==> flow/design.v (excerpt) <==
module kcpsm6 (address, instruction, bram_enable, in_port, out_port, port_id, write_strobe, k_write_strobe, read_strobe, interrupt, interrupt_ack, sleep, reset, clk) ;
parameter [7:0] 	hwbuild = 8'h00 ;
parameter [11:0] 	interrupt_vector = 12'h3FF ;
parameter integer scratch_pad_memory_size = 64 ;   
output [11:0]	address ;
input	 [17:0]    	instruction ;
output		bram_enable ;
input	 [7:0]	in_port ;
output [7:0]	out_port ;
output [7:0]	port_id ;
output		write_strobe ;
output		k_write_strobe ;
output		read_strobe ;
input			interrupt ;
output		interrupt_ack ;
input			sleep ;
input			reset ;
input			clk ;
wire	[2:1]		t_state_value ;
wire	[2:1]		t_state ;
wire 			run_value ;
wire              run ;
wire  		internal_reset_value ;
wire 			internal_reset ;
wire 			sync_sleep ;
wire 			int_enable_type ;
wire 			interrupt_enable_value ;
wire			interrupt_enable ;
wire			sync_interrupt ;
wire 			active_interrupt_value ;
wire 			active_interrupt ;
wire	[2:0]		arith_logical_sel ;
wire			arith_carry_in ;
wire			arith_carry_value ;
wire			arith_carry ;
wire 	[7:0]		half_arith_logical ;
wire 	[7:0]		logical_carry_mask ;
wire 	[7:0]		carry_arith_logical ;
wire 	[7:0]		arith_logical_value ;
wire 	[7:0]		arith_logical_result ;
wire 	[7:0]		shift_rotate_value ;
wire 	[7:0]		shift_rotate_result ;
wire			shift_in_bit ;
wire 	[7:0]		alu_result ;
wire 	[1:0]		alu_mux_sel_value ;
wire 	[1:0]		alu_mux_sel ;
wire			strobe_type ;
wire 			write_strobe_value ;
wire 			k_write_strobe_value ;
wire			read_strobe_value ;
wire			flag_enable_type ;
wire			flag_enable_value ;
wire			flag_enable ; 
wire			lower_parity ;
wire			lower_parity_sel ;
wire			carry_lower_parity ;
wire 			upper_parity ;
wire			parity ;
wire			shift_carry_value ;
wire			shift_carry ;
wire			carry_flag_value ;
wire			carry_flag ;
wire 			use_zero_flag_value ;
wire			use_zero_flag ;
wire 			drive_carry_in_zero ;
wire          	carry_in_zero ;
wire             	lower_zero ;
  ...
Size: roughly 3,200 cells after synthesis, roughly 63 I/O pins, ~0.056 mm² of cells after synthesis.
export LEC_CHECK = 0
export ABC_AREA = 0
export CAP_MARGIN = 10
export CELL_PAD_IN_SITES_DETAIL_PLACEMENT = 1
export CELL_PAD_IN_SITES_GLOBAL_PLACEMENT = 0
export CORE_MARGIN = 3
export CORE_UTILIZATION = 15
export CTS_CLUSTER_DIAMETER = 344
export GPL_TIMING_DRIVEN = 0
export MAX_ROUTING_LAYER = met4
export PLACE_DENSITY_LB_ADDON = 0.12
export SLEW_MARGIN = 25
export TNS_END_PERCENT = 5
create_clock -name core_clock -period 4.48 [get_ports {clk}]
run.sh (not shown) runs the stock make flow with config.mk's settings and CLKGATE_MAP_FILE=.
The starting point finished but failed the layout checks on setup timing.
==> next run, changes <==
ABC_AREA = default   (was 0)
CAP_MARGIN = 20   (was 10)
CELL_PAD_IN_SITES_DETAIL_PLACEMENT = default   (was 1)
CELL_PAD_IN_SITES_GLOBAL_PLACEMENT = default   (was 0)
CORE_MARGIN = 2   (was 3)
CORE_UTILIZATION = 40   (was 15)
CTS_CLUSTER_DIAMETER = default   (was 344)
GPL_TIMING_DRIVEN = default   (was 0)
MAX_ROUTING_LAYER = default   (was met4)
PLACE_DENSITY = 0.6   (was default)
PLACE_DENSITY_LB_ADDON = default   (was 0.12)
SLEW_MARGIN = 20   (was 25)
TNS_END_PERCENT = default   (was 5)
clock period = 9.0 ns   (was 4.48 ns; I/O delays follow)
Outcome: The changed run ran to the end with no violations. Power falls by 55%. Die size fell by 62%. Routed wire length drops by 37%. Worst hold slack loses 0.12 ns. Clock skew goes down by 0.054 ns. Sequential power drops by 50%.
==> next run, changes <==
CORE_UTILIZATION = 72   (was 40)
PLACE_DENSITY = default   (was 0.6)
PLACE_DENSITY_LB_ADDON = 0.0   (was default)
SETUP_SLACK_MARGIN = 1.3   (was default)
clock period = 4.46 ns   (was 9.0 ns; I/O delays follow)
The new run stopped in global routing (5_1_grt).
Area after synthesis is unchanged.
Synthesized cell count stays the same.
Die area went down by 44%.
==> next run, changes <==
ABC_AREA = 1   (was default)
CTS_CLUSTER_SIZE = 40   (was default)
PLACE_DENSITY_LB_ADDON = default   (was 0.0)
SETUP_SLACK_MARGIN = -0.19   (was 1.3)
clock period = 4.66 ns   (was 4.46 ns; I/O delays follow)
=>
- Now the flow finished but failed the layout checks on setup timing
- die size decreases by 1.3%
- area after synthesis falls by 1.3%
- synthesized cell count climbs by 31%
==> next run, changes <==
ABC_AREA = default   (was 1)
CORE_UTILIZATION = 58   (was 72)
CTS_CLUSTER_SIZE = default   (was 40)
SETUP_SLACK_MARGIN = 1.61   (was -0.19)
clock period = 6.49 ns   (was 4.66 ns; I/O delays follow)
With this change the flow completed with no timing, DRC or antenna violations; count of clock-buffer cells in the layout increases by 11; first-iteration DRC count decreases by a quarter to a third; wire length decreases slightly; via count decreases by about a fifth; die size increases by a quarter to a third; combinational power decreases by a quarter to a third; worst hold slack degrades by 0.026 ns.
==> next run, changes <==
CORE_UTILIZATION = 59   (was 58)
PLACE_DENSITY = 0.6   (was default)
SETUP_SLACK_MARGIN = default   (was 1.61)
clock period = 4.36 ns   (was 6.49 ns; I/O delays follow)
After rerunning:
- This time the run finished with setup timing left
- routed wire length rose by 1.2%
- worst setup slack gets worse by 1.7 ns
- clock power grows by 48%
- register-to-register slack gets worse by 2.0 ns
- core utilization came out higher by 3.4 points
- global-route usage went up by 0.87 points

---

Starting RTL as in the previous note.
clock: 7.85 ns
lec_check: 0
abc_area: 0
cap_margin: 20
cell_pad_in_sites_detail_placement: 1
cell_pad_in_sites_global_placement: 1
core_margin: 2
core_utilization: 20
cts_cluster_diameter: 300
gpl_routability_driven: 0
gpl_timing_driven: 0
hold_slack_margin: 0.28
place_density: 0.37
setup_slack_margin: 2.06
slew_margin: 20
The baseline completed with no timing, DRC or antenna violations.
Edit:
==> flow/config.mk (replaced) <==
export PLATFORM = sky130hd
export DESIGN_NAME = kcpsm6
export DESIGN_NICKNAME = kcpsm6
export VERILOG_FILES = /design/flow/design.v
export SDC_FILE = /design/flow/constraint.sdc
export NUM_CORES = 4
export LEC_CHECK = 0
export CAP_MARGIN = 20
export CORE_MARGIN = 2
export CORE_UTILIZATION = 8
export PLACE_DENSITY = 0.6
export SLEW_MARGIN = 20
==> flow/constraint.sdc (replaced) <==
create_clock -name core_clock -period 9.08 [get_ports {clk}]
set_input_delay 1.8160 -clock core_clock [delete_from_list [all_inputs] [get_ports {clk}]]
set_output_delay 1.8160 -clock core_clock [all_outputs]
set_load 0.01 [all_outputs]
What happened: The changed run finished clean; worst setup slack loses 0.59 ns; wire length came out lower by a quarter to a third; clock skew is lower by 0.024 ns; non-clock buffer count is lower by 340; clock power went down by a quarter to a third; design area climbs by a few percent; area after synthesis stays the same; hold slack got worse by 0.0049 ns.
Edit:
--- a/flow/config.mk
+++ b/flow/config.mk
@@ -8 +8,2 @@
-export CAP_MARGIN = 20
+export ABC_AREA = 1
+export CAP_MARGIN = 30
@@ -10,2 +11,3 @@
-export CORE_UTILIZATION = 8
-export PLACE_DENSITY = 0.6
+export CORE_UTILIZATION = 65
+export GPL_TIMING_DRIVEN = 1
+export SETUP_SLACK_MARGIN = 1.4
==> flow/constraint.sdc (replaced) <==
create_clock -name core_clock -period 5.49 [get_ports {clk}]
set_input_delay 1.0980 -clock core_clock [delete_from_list [all_inputs] [get_ports {clk}]]
set_output_delay 1.0980 -clock core_clock [all_outputs]
set_load 0.01 [all_outputs]
=> The changed run completed without violations; core utilization is higher by 66 points; via count is higher by 22%; global-route usage is higher by 33 points; critical path depth is higher by 4; clock skew is lower by 0.033 ns; design area is lower by 11%; non-clock buffer count is higher by 210; clock-buffer cell count is higher by 10.
Edit:
--- a/flow/config.mk
+++ b/flow/config.mk
@@ -11 +11,2 @@
-export CORE_UTILIZATION = 65
+export CORE_UTILIZATION = 72
+export CTS_CLUSTER_SIZE = 72
@@ -13 +14 @@
-export SETUP_SLACK_MARGIN = 1.4
+export PLACE_DENSITY_LB_ADDON = 0.0
==> flow/constraint.sdc (replaced) <==
create_clock -name core_clock -period 4.37 [get_ports {clk}]
set_input_delay 0.8740 -clock core_clock [delete_from_list [all_inputs] [get_ports {clk}]]
set_output_delay 0.8740 -clock core_clock [all_outputs]
set_load 0.01 [all_outputs]
After rerunning: The new run completed and failed the layout checks on setup timing; clock power is higher by 30%; register-to-register slack gets worse by 1.2 ns; via count went up by 4.7%.

---

main:
kcpsm6 again, from the RTL that the note above started with.
==> flow/config.mk <==
export PLATFORM = sky130hd
export DESIGN_NAME = kcpsm6
export DESIGN_NICKNAME = kcpsm6
export VERILOG_FILES = /design/flow/design.v
export SDC_FILE = /design/flow/constraint.sdc
export NUM_CORES = 4
export LEC_CHECK = 0
export ABC_AREA = 0
export CAP_MARGIN = 10
export CELL_PAD_IN_SITES_DETAIL_PLACEMENT = 1
export CELL_PAD_IN_SITES_GLOBAL_PLACEMENT = 0
export CORE_MARGIN = 3
export CORE_UTILIZATION = 15
export CTS_CLUSTER_DIAMETER = 344
export GPL_TIMING_DRIVEN = 1
export MAX_ROUTING_LAYER = met4
export PLACE_DENSITY_LB_ADDON = 0.12
export SETUP_SLACK_MARGIN = 0.89
export SLEW_MARGIN = 15
export TNS_END_PERCENT = 5
==> flow/constraint.sdc <==
create_clock -name core_clock -period 11.5 [get_ports {clk}]
set_input_delay 2.3000 -clock core_clock [delete_from_list [all_inputs] [get_ports {clk}]]
set_output_delay 2.3000 -clock core_clock [all_outputs]
set_load 0.01 [all_outputs]
Input changes introduced in the feature branch (baseline for comparison: main):
Settings: swapping 15 for 20 in SLEW_MARGIN; swapping 10 for 20 in CAP_MARGIN; clearing ABC_AREA, which used to be 0; clearing GPL_TIMING_DRIVEN, which used to be 1; swapping 15 for 40 in CORE_UTILIZATION; clearing CELL_PAD_IN_SITES_DETAIL_PLACEMENT, which used to be 1; clearing CTS_CLUSTER_DIAMETER, which used to be 344; clearing CELL_PAD_IN_SITES_GLOBAL_PLACEMENT, which used to be 0; clearing SETUP_SLACK_MARGIN, which used to be 0.89; clearing MAX_ROUTING_LAYER, which used to be met4; swapping 3 for 2 in CORE_MARGIN; clearing PLACE_DENSITY_LB_ADDON, which used to be 0.12; clearing TNS_END_PERCENT, which used to be 5; putting PLACE_DENSITY at 0.6 where nothing was set; swapping 11.5 for 10.2 in the clock period (ns, I/O delays scaled along).
Findings:
- main → the feature branch: core utilization shows an increase of 27 points, worst setup slack saw a decrease.
- Going from main to the feature branch, design area went down by about 8%; estimated wirelength of the detail-placed design shows a reduction of 42 mm.
- Area of the die in the feature branch vs main: down 240,000 um^2
- Power after layout was lower in main than in the feature branch.
- Compared with main, in the feature branch synthesis-to-finish area growth fell by 9.5 points; internal power summed over all cells rose by 0.47 mW.
- The feature branch vs. main: count of cells along the worst register-to-register path picked up an extra 12; pin count of the biggest net entering global routing picked up an extra 4; antenna diode count lost 36.

---

job 4538:
Starting RTL as in the previous note.
make LEC_CHECK=0 ABC_AREA=0 CAP_MARGIN=10 CELL_PAD_IN_SITES_DETAIL_PLACEMENT=1 CELL_PAD_IN_SITES_GLOBAL_PLACEMENT=0 CORE_MARGIN=10 CORE_UTILIZATION=15 GPL_TIMING_DRIVEN=0 MAX_ROUTING_LAYER=met4 PLACE_DENSITY_LB_ADDON=0.12 SLEW_MARGIN=25 finish   # period 4.48 ns
Nothing crashed in job 4538 and all stages finished; the problem is that the final layout failed, the offending checks being setup timing.
The inputs of job 1979 differ from those of job 4538 as listed below.
# job 4538
export LEC_CHECK = 0
export ABC_AREA = 0
export CAP_MARGIN = 10
export CELL_PAD_IN_SITES_DETAIL_PLACEMENT = 1
export CELL_PAD_IN_SITES_GLOBAL_PLACEMENT = 0
export CORE_MARGIN = 10
export CORE_UTILIZATION = 15
export GPL_TIMING_DRIVEN = 0
export MAX_ROUTING_LAYER = met4
export PLACE_DENSITY_LB_ADDON = 0.12
export SLEW_MARGIN = 25
create_clock -name core_clock -period 4.48 [get_ports {clk}]
# job 1979
export LEC_CHECK = 0
export CAP_MARGIN = 20
export CORE_MARGIN = 2
export CORE_UTILIZATION = 72
export CTS_CLUSTER_SIZE = 48
export SETUP_SLACK_MARGIN = 0.58
export SLEW_MARGIN = 20
create_clock -name core_clock -period 4.36 [get_ports {clk}]
## What came out
Summary of job 4538 and job 1979: one run falls short of a clean finish, namely job 4538.
From the logs: job 4538 reached the end of the flow and failed the layout checks with setup timing.
Taking job 4538 as the reference, in job 1979 sequential portion of the cell area higher; core utilization now larger; sequential power rose by about 3%; area of combinational cells with multiple inputs now smaller; met2 track demand over resource increased 54 points.
Job 1979 vs job 4538: count of clock-buffer cells in the layout down in job 1979
From job 4538 to job 1979 the numbers moved as follows: non-clock buffer count increased 24%, floorplan core area fell 79%, setup slack now sits higher, relative contribution of the clock network to total power went down by 2.4 points, power per standard cell area now sits higher.
instruction[6] as the launch point of the critical path was reported by job 4538, and instruction[4] by job 1979.
--- input diff job 1979..job 1751 ---
# job 1979
export LEC_CHECK = 0
export CAP_MARGIN = 20
export CORE_MARGIN = 2
export CORE_UTILIZATION = 72
export CTS_CLUSTER_SIZE = 48
export SETUP_SLACK_MARGIN = 0.58
export SLEW_MARGIN = 20
create_clock -name core_clock -period 4.36 [get_ports {clk}]
# job 1751
export LEC_CHECK = 0
export ABC_AREA = 0
export CAP_MARGIN = 30
export CORE_MARGIN = 2
export CORE_UTILIZATION = 72
export CTS_CLUSTER_SIZE = 77
export GPL_TIMING_DRIVEN = 1
export PLACE_DENSITY_LB_ADDON = 0.0
export SETUP_SLACK_MARGIN = 1.25
export SLEW_MARGIN = 20
create_clock -name core_clock -period 4.36 [get_ports {clk}]
Job 1751 got as far as global routing (5_1_grt), where a tool error ended the run.
When job 1751 is set beside job 1979, its worst setup timing slack at the placement stage turns out to be 0.10 ns smaller.
Per the comparison of job 1751 with job 1979, number of instances resized during post-cts repair saw an increase; net count after synthesis saw little to no change; buffer count from post-CTS setup fixing saw an increase; die outline width saw little to no change; post-synthesis chip area from yosys saw little to no change.
Delta (job 1751 minus job 1979): maximum level of the CTS H-tree has remained practically unchanged; total cell area at the placement stage roughly the same; weighted congestion reported at the end of routability-driven placement shrank by about 7%.
Cell count after synthesis: job 1751 vs job 1979 identical
Die size: job 1979 vs job 1751 identical

---

== build 46 ==
kcpsm6 again, from the RTL that the note above started with.
Design kcpsm6, start of the top module:
module kcpsm6 (address, instruction, bram_enable, in_port, out_port, port_id, write_strobe, k_write_strobe, read_strobe, interrupt, interrupt_ack, sleep, reset, clk) ;
parameter [7:0] 	hwbuild = 8'h00 ;
parameter [11:0] 	interrupt_vector = 12'h3FF ;
parameter integer scratch_pad_memory_size = 64 ;   
output [11:0]	address ;
input	 [17:0]    	instruction ;
output		bram_enable ;
input	 [7:0]	in_port ;
output [7:0]	out_port ;
output [7:0]	port_id ;
output		write_strobe ;
output		k_write_strobe ;
output		read_strobe ;
input			interrupt ;
output		interrupt_ack ;
input			sleep ;
input			reset ;
input			clk ;
wire	[2:1]		t_state_value ;
wire	[2:1]		t_state ;
wire 			run_value ;
wire              run ;
wire  		internal_reset_value ;
wire 			internal_reset ;
wire 			sync_sleep ;
wire 			int_enable_type ;
wire 			interrupt_enable_value ;
wire			interrupt_enable ;
wire			sync_interrupt ;
wire 			active_interrupt_value ;
wire 			active_interrupt ;
wire	[2:0]		arith_logical_sel ;
wire			arith_carry_in ;
wire			arith_carry_value ;
wire			arith_carry ;
wire 	[7:0]		half_arith_logical ;
wire 	[7:0]		logical_carry_mask ;
wire 	[7:0]		carry_arith_logical ;
wire 	[7:0]		arith_logical_value ;
wire 	[7:0]		arith_logical_result ;
wire 	[7:0]		shift_rotate_value ;
wire 	[7:0]		shift_rotate_result ;
wire			shift_in_bit ;
wire 	[7:0]		alu_result ;
wire 	[1:0]		alu_mux_sel_value ;
wire 	[1:0]		alu_mux_sel ;
wire			strobe_type ;
wire 			write_strobe_value ;
wire 			k_write_strobe_value ;
wire			read_strobe_value ;
wire			flag_enable_type ;
wire			flag_enable_value ;
wire			flag_enable ; 
wire			lower_parity ;
wire			lower_parity_sel ;
  ...
Settings: LEC_CHECK=0, ABC_AREA=0, CAP_MARGIN=10, CELL_PAD_IN_SITES_DETAIL_PLACEMENT=1, CELL_PAD_IN_SITES_GLOBAL_PLACEMENT=0, CORE_MARGIN=3, CORE_UTILIZATION=15, CTS_CLUSTER_DIAMETER=344, GPL_TIMING_DRIVEN=0, MAX_ROUTING_LAYER=met4, PLACE_DENSITY_LB_ADDON=0.12, SLEW_MARGIN=15, TNS_END_PERCENT=5; clock period 12.3 ns.
For build 96, these inputs were changed with respect to build 46:
==> flow/config.mk <==
export PLATFORM = sky130hd
export DESIGN_NAME = kcpsm6
export DESIGN_NICKNAME = kcpsm6
export VERILOG_FILES = /design/flow/design.v
export SDC_FILE = /design/flow/constraint.sdc
export NUM_CORES = 4
export LEC_CHECK = 0
export CAP_MARGIN = 20
export CORE_ASPECT_RATIO = 1.15
export CORE_MARGIN = 2
export CORE_UTILIZATION = 40
export PLACE_DENSITY_LB_ADDON = 0.1
export SLEW_MARGIN = 20
==> flow/constraint.sdc <==
create_clock -name core_clock -period 9.0 [get_ports {clk}]
set_input_delay 1.8000 -clock core_clock [delete_from_list [all_inputs] [get_ports {clk}]]
set_output_delay 1.8000 -clock core_clock [all_outputs]
set_load 0.01 [all_outputs]
==> comparison <==
Cell resize tally after clock tree synthesis came out exactly the same in build 96 and build 46.
Number of clock buffer instances in the layout, build 96 and build 46: lower on build 96
Looking at core utilization, build 96 sits 27 points higher than build 46 does.
Build 96 leaves more setup margin than build 46.
Compared with build 46, in build 96 area of all sequential standard cells stayed essentially flat; wire length after detailed routing fell by 32%; share of total power in the clock network fell by 3.3 points.
Against build 46, build 96 comes in 16 lower on number of antenna violations at the first check in global routing.
Looking only at combinational fraction of the cell area, and setting everything else aside, the higher value of build 96 and build 46 goes to build 96.
Going from build 46 to build 96, initial DRC count grew by more than a quarter.
Where peak supply drop is concerned, build 46 is better than build 96.
Input-level comparison between build 38 and build 96:
diff --git a/flow/config.mk b/flow/config.mk
--- a/flow/config.mk
+++ b/flow/config.mk
@@ -8,6 +8,5 @@
 export CAP_MARGIN = 20
-export CORE_ASPECT_RATIO = 1.15
 export CORE_MARGIN = 2
-export CORE_UTILIZATION = 40
-export PLACE_DENSITY_LB_ADDON = 0.1
+export CORE_UTILIZATION = 65
+export PLACE_DENSITY = 0.6
 export SLEW_MARGIN = 20
==> flow/constraint.sdc <==
create_clock -name core_clock -period 7.84 [get_ports {clk}]
set_input_delay 1.5680 -clock core_clock [delete_from_list [all_inputs] [get_ports {clk}]]
set_output_delay 1.5680 -clock core_clock [all_outputs]
set_load 0.01 [all_outputs]
==> results <==
Taking build 96 as the reference point, the area added between synthesis and finish of build 38 falls by 1.1 points. Looking at combinational power across build 96 and build 38, the one that comes out lower is build 96. Number of antenna violations at the first check in global routing ended up 4 higher on build 38 than on build 96. Changes observed in build 38 relative to build 96: wire length of the first global-routing pass fell by 6.9%; power rose by 13%; via count of the routed design saw an increase; worst-case setup margin in the final layout saw a decrease. Diff build 96 -> build 38: global-route total usage across every layer moved up, cell area power density moved up, worst-margin pin slew moved down.
Modified inputs, build 59 compared to build 38
diff --git a/flow/config.mk b/flow/config.mk
--- a/flow/config.mk
+++ b/flow/config.mk
@@ -7,6 +7,10 @@
 export LEC_CHECK = 0
+export ABC_AREA = 1
 export CAP_MARGIN = 20
 export CORE_MARGIN = 2
-export CORE_UTILIZATION = 65
+export CORE_UTILIZATION = 72
+export CTS_CLUSTER_SIZE = 10
 export PLACE_DENSITY = 0.6
+export SETUP_SLACK_MARGIN = 1.27
 export SLEW_MARGIN = 20
+export TNS_END_PERCENT = 5
==> flow/constraint.sdc <==
create_clock -name core_clock -period 4.36 [get_ports {clk}]
set_input_delay 0.8720 -clock core_clock [delete_from_list [all_inputs] [get_ports {clk}]]
set_output_delay 0.8720 -clock core_clock [all_outputs]
set_load 0.01 [all_outputs]
### Flow results
- Build 38: PASS, flow complete, no timing, DRC or antenna violations
- Build 59 completed end to end; final checks failed (max-capacitance violations, max-slew violations, negative setup slack).
- Between build 59 and build 38, the number of ordinary and repair buffers in the finished layout is higher for build 59.
- The run showing the smaller total setup violations reported at the end of the flow is build 38.
- Compared with build 38, build 59 shows synthesized area per cell lower by 25%.
- Delta (build 59 minus build 38): number of logic inverters in the finished layout increased by 151 relative to the old numbers, aggregate routed wire length increased by about 44% relative to the old numbers, clock skew increased by 57 ps relative to the old numbers.
- Re yosys synthesis chip area: build 59 and build 38 aren't equal, and the lower value belongs to build 59.
- The count of antenna diodes in the layout of build 59 exceeds that of build 38 by 4.
- First-iteration detailed-routing DRC count, build 59 and build 38: smaller value in build 38
What build 21 does differently from build 59 at the input level:
diff --git a/flow/config.mk b/flow/config.mk
--- a/flow/config.mk
+++ b/flow/config.mk
@@ -11,6 +11,5 @@
 export CORE_UTILIZATION = 72
-export CTS_CLUSTER_SIZE = 10
-export PLACE_DENSITY = 0.6
+export CTS_CLUSTER_SIZE = 11
+export PLACE_DENSITY_LB_ADDON = 0.2
 export SETUP_SLACK_MARGIN = 1.27
 export SLEW_MARGIN = 20
-export TNS_END_PERCENT = 5
==> results <==
Maximum buffer depth of the clock tree: build 59 vs build 21 identical
Flow for build 21 halted at global routing (5_1_grt), error code GRT-0228.
When the final numbers for build 59 and build 21 were put side by side, the post-CTS setup repair buffer count turned out to be smaller in build 21.
Cmp build 59 and build 21 / number of placed cells counting well taps / higher: build 59
For post-cts gate resize count, dividing the value from build 21 by the value from build 59 gives 0.877.
Sort build 59 and build 21 by pre-CTS setup slack desc -> top: build 21
Against build 59, routability-driven placement congestion ratio in build 21 fell by a few percent.
Number of clock buffers inserted by TritonCTS (higher): build 59
Build 59 -> build 21: floorplan-stage core utilization delta 0, exact match
Power is estimated from default activity; no workload was simulated.
